==> branch raven <==
## gemm_mem
module gemm_mem(
  input wire clk,
  input wire rst,
  input wire out_rdy,
  input wire v0__read_req_rdy,
  input wire [31:0] v0__read_resp,
  input wire v0__read_resp_vld,
  input wire v0__write_completion_vld,
  input wire v0__write_req_rdy,
  input wire [31:0] v0_in,
  input wire v0_in_vld,
  input wire v1__read_req_rdy,
  input wire [31:0] v1__read_resp,
  input wire v1__read_resp_vld,
  input wire v1__write_completion_vld,
  input wire v1__write_req_rdy,
  input wire [31:0] v1_in,
  input wire v1_in_vld,
  input wire [31:0] C_rd_data,
  output wire [31:0] out,
  output wire out_vld,
  output wire [3:0] v0__read_req,
  output wire v0__read_req_vld,
  output wire v0__read_resp_rdy,
  output wire v0__write_completion_rdy,
  output wire [35:0] v0__write_req,
  output wire v0__write_req_vld,
  output wire v0_in_rdy,
  output wire [3:0] v1__read_req,
  output wire v1__read_req_vld,
  output wire v1__read_resp_rdy,
  output wire v1__write_completion_rdy,
  output wire [35:0] v1__write_req,
  output wire v1__write_req_vld,
  output wire v1_in_rdy,
  output wire [3:0] C_rd_addr,
  output wire C_rd_en,
  output wire [3:0] C_wr_addr,
  output wire [31:0] C_wr_data,
  output wire C_wr_en
);
Settings: LEC_CHECK=0, CAP_MARGIN=20, CORE_MARGIN=2, CORE_UTILIZATION=72, CTS_CLUSTER_DIAMETER=160, CTS_CLUSTER_SIZE=10, SETUP_SLACK_MARGIN=1.39, SLEW_MARGIN=40; clock period 6.38 ns.
run.sh (not shown) runs the stock make flow with config.mk's settings and CLKGATE_MAP_FILE=.
==> branch quartz: changes against branch raven <==
CORE_UTILIZATION = 58   (was 72)
CTS_CLUSTER_DIAMETER = unset   (was 160)
CTS_CLUSTER_SIZE = unset   (was 10)
SETUP_SLACK_MARGIN = unset   (was 1.39)
SLEW_MARGIN = 20   (was 40)
==> flow/constraint.sdc (replaced) <==
create_clock -name core_clock -period 5.1 [get_ports {clk}]
set_input_delay 1.0200 -clock core_clock [delete_from_list [all_inputs] [get_ports {clk}]]
set_output_delay 1.0200 -clock core_clock [all_outputs]
set_load 0.01 [all_outputs]
==> branch garnet: changes against branch raven <==
ABC_AREA = 1   (was unset)
CTS_CLUSTER_DIAMETER = unset   (was 160)
CTS_CLUSTER_SIZE = unset   (was 10)
PLACE_DENSITY = 0.79   (was unset)
SETUP_SLACK_MARGIN = unset   (was 1.39)
SLEW_MARGIN = 20   (was 40)
==> flow/constraint.sdc (replaced) <==
create_clock -name core_clock -period 6.23 [get_ports {clk}]
set_input_delay 1.2460 -clock core_clock [delete_from_list [all_inputs] [get_ports {clk}]]
set_output_delay 1.2460 -clock core_clock [all_outputs]
set_load 0.01 [all_outputs]
==> comparison table <==
| item | branch quartz | branch garnet | branch raven |
|---|---|---|---|
| Result of the run | complete, but fails checks | did not finish | complete, but fails checks |
| Failing step | - | global routing (5_1_grt) | - |
| Violated checks | setup timing | - | setup timing |
| Crit path DRT | 5570 ps | - | 6870 ps |
| Post-route cell area | 36800 sq um | - | 36100 sq um |
| Critical Path Source Type | register | - | register |
| Slowest stage delay, CP | 570 ps | - | 840 ps |
| Crit Path Category | register to register | - | register to register |
| Logic gate fraction of the total cell area | 60.4% | - | 61.7% |
| AND-OR/OR-AND Cells, Area Fraction | 9.81% | 10.9% | 9.81% |
| Max FO, Critical Path | 13 | - | 14 |
| Floorplan core density | 58.8% | 73.3% | 72.8% |
| Die extent in x | 227 um | 209 um | 204 um |
| Non-clock inverter count | 455 | - | 455 |
| Number of clock buffers in the layout | 43 | - | 29 |
| Top class by area | logic gates | - | logic gates |
| Worst reg-to-reg path cell count | 22 | - | 22 |
| Placed standard-cell area | 34800 sq um | 35400 sq um | 34200 sq um |
| Worst reg2reg setup slack | -1510 ps | - | -1190 ps |
| Final #Nets | 4630 | - | 4581 |


==> inputs of job 5020 <==
gemm_mem again, from the RTL that the note above started with.
## gemm_mem
module gemm_mem(
  input wire clk,
  input wire rst,
  input wire out_rdy,
  input wire v0__read_req_rdy,
  input wire [31:0] v0__read_resp,
  input wire v0__read_resp_vld,
  input wire v0__write_completion_vld,
  input wire v0__write_req_rdy,
  input wire [31:0] v0_in,
  input wire v0_in_vld,
  input wire v1__read_req_rdy,
  input wire [31:0] v1__read_resp,
  input wire v1__read_resp_vld,
  input wire v1__write_completion_vld,
  input wire v1__write_req_rdy,
  input wire [31:0] v1_in,
  input wire v1_in_vld,
  input wire [31:0] C_rd_data,
  output wire [31:0] out,
  output wire out_vld,
  output wire [3:0] v0__read_req,
  output wire v0__read_req_vld,
  output wire v0__read_resp_rdy,
  output wire v0__write_completion_rdy,
  output wire [35:0] v0__write_req,
  output wire v0__write_req_vld,
  output wire v0_in_rdy,
  output wire [3:0] v1__read_req,
  output wire v1__read_req_vld,
  output wire v1__read_resp_rdy,
  output wire v1__write_completion_rdy,
  output wire [35:0] v1__write_req,
  output wire v1__write_req_vld,
  output wire v1_in_rdy,
  output wire [3:0] C_rd_addr,
  output wire C_rd_en,
  output wire [3:0] C_wr_addr,
  output wire [31:0] C_wr_data,
  output wire C_wr_en
);
==> flow/config.mk <==
export PLATFORM = sky130hd
export DESIGN_NAME = gemm_mem
export DESIGN_NICKNAME = gemm_mem
export VERILOG_FILES = /design/flow/design.v
export SDC_FILE = /design/flow/constraint.sdc
export NUM_CORES = 4
export LEC_CHECK = 0
export ABC_AREA = 1
export CAP_MARGIN = 20
export CORE_MARGIN = 2
export CORE_UTILIZATION = 65
export CTS_CLUSTER_DIAMETER = 244
export MAX_ROUTING_LAYER = met4
export PLACE_DENSITY = 0.35
export SLEW_MARGIN = 20
==> flow/constraint.sdc <==
create_clock -name core_clock -period 4.32 [get_ports {clk}]
set_input_delay 0.8640 -clock core_clock [delete_from_list [all_inputs] [get_ports {clk}]]
set_output_delay 0.8640 -clock core_clock [all_outputs]
set_load 0.01 [all_outputs]
==> job 7420: changes against job 5020 <==
--- a/flow/config.mk
+++ b/flow/config.mk
@@ -7,9 +7,10 @@
 export LEC_CHECK = 0
 export ABC_AREA = 1
 export CAP_MARGIN = 20
+export CORE_ASPECT_RATIO = 0.96
 export CORE_MARGIN = 2
 export CORE_UTILIZATION = 65
-export CTS_CLUSTER_DIAMETER = 244
+export CTS_CLUSTER_DIAMETER = 29
+export HOLD_SLACK_MARGIN = 0.3
 export MAX_ROUTING_LAYER = met4
-export PLACE_DENSITY = 0.35
 export SLEW_MARGIN = 20
==> flow/constraint.sdc (replaced) <==
create_clock -name core_clock -period 8.24 [get_ports {clk}]
set_input_delay 1.6480 -clock core_clock [delete_from_list [all_inputs] [get_ports {clk}]]
set_output_delay 1.6480 -clock core_clock [all_outputs]
set_load 0.01 [all_outputs]
==> notes <==
Job 5020 completed, yet does not pass: negative setup slack. Job 7420 went through all stages and came out clean. In job 7420 the combinational power is lower than in job 5020, by about 50%. First-iteration DRC count: job 7420 is smaller than job 5020 (19%). In job 5020 the count of clock-buffer cells in the layout is lower than in job 7420, by 24. Synthesized cell count is the same in job 5020 and job 7420. Wire length: job 7420 is smaller than job 5020 (about 9%). Against job 5020, the fmax of job 7420 is smaller by about 9%. Of job 7420 and job 5020, job 5020 has the higher power (gap about 30%, measured against job 5020).
Power is estimated from default activity; no workload was simulated.
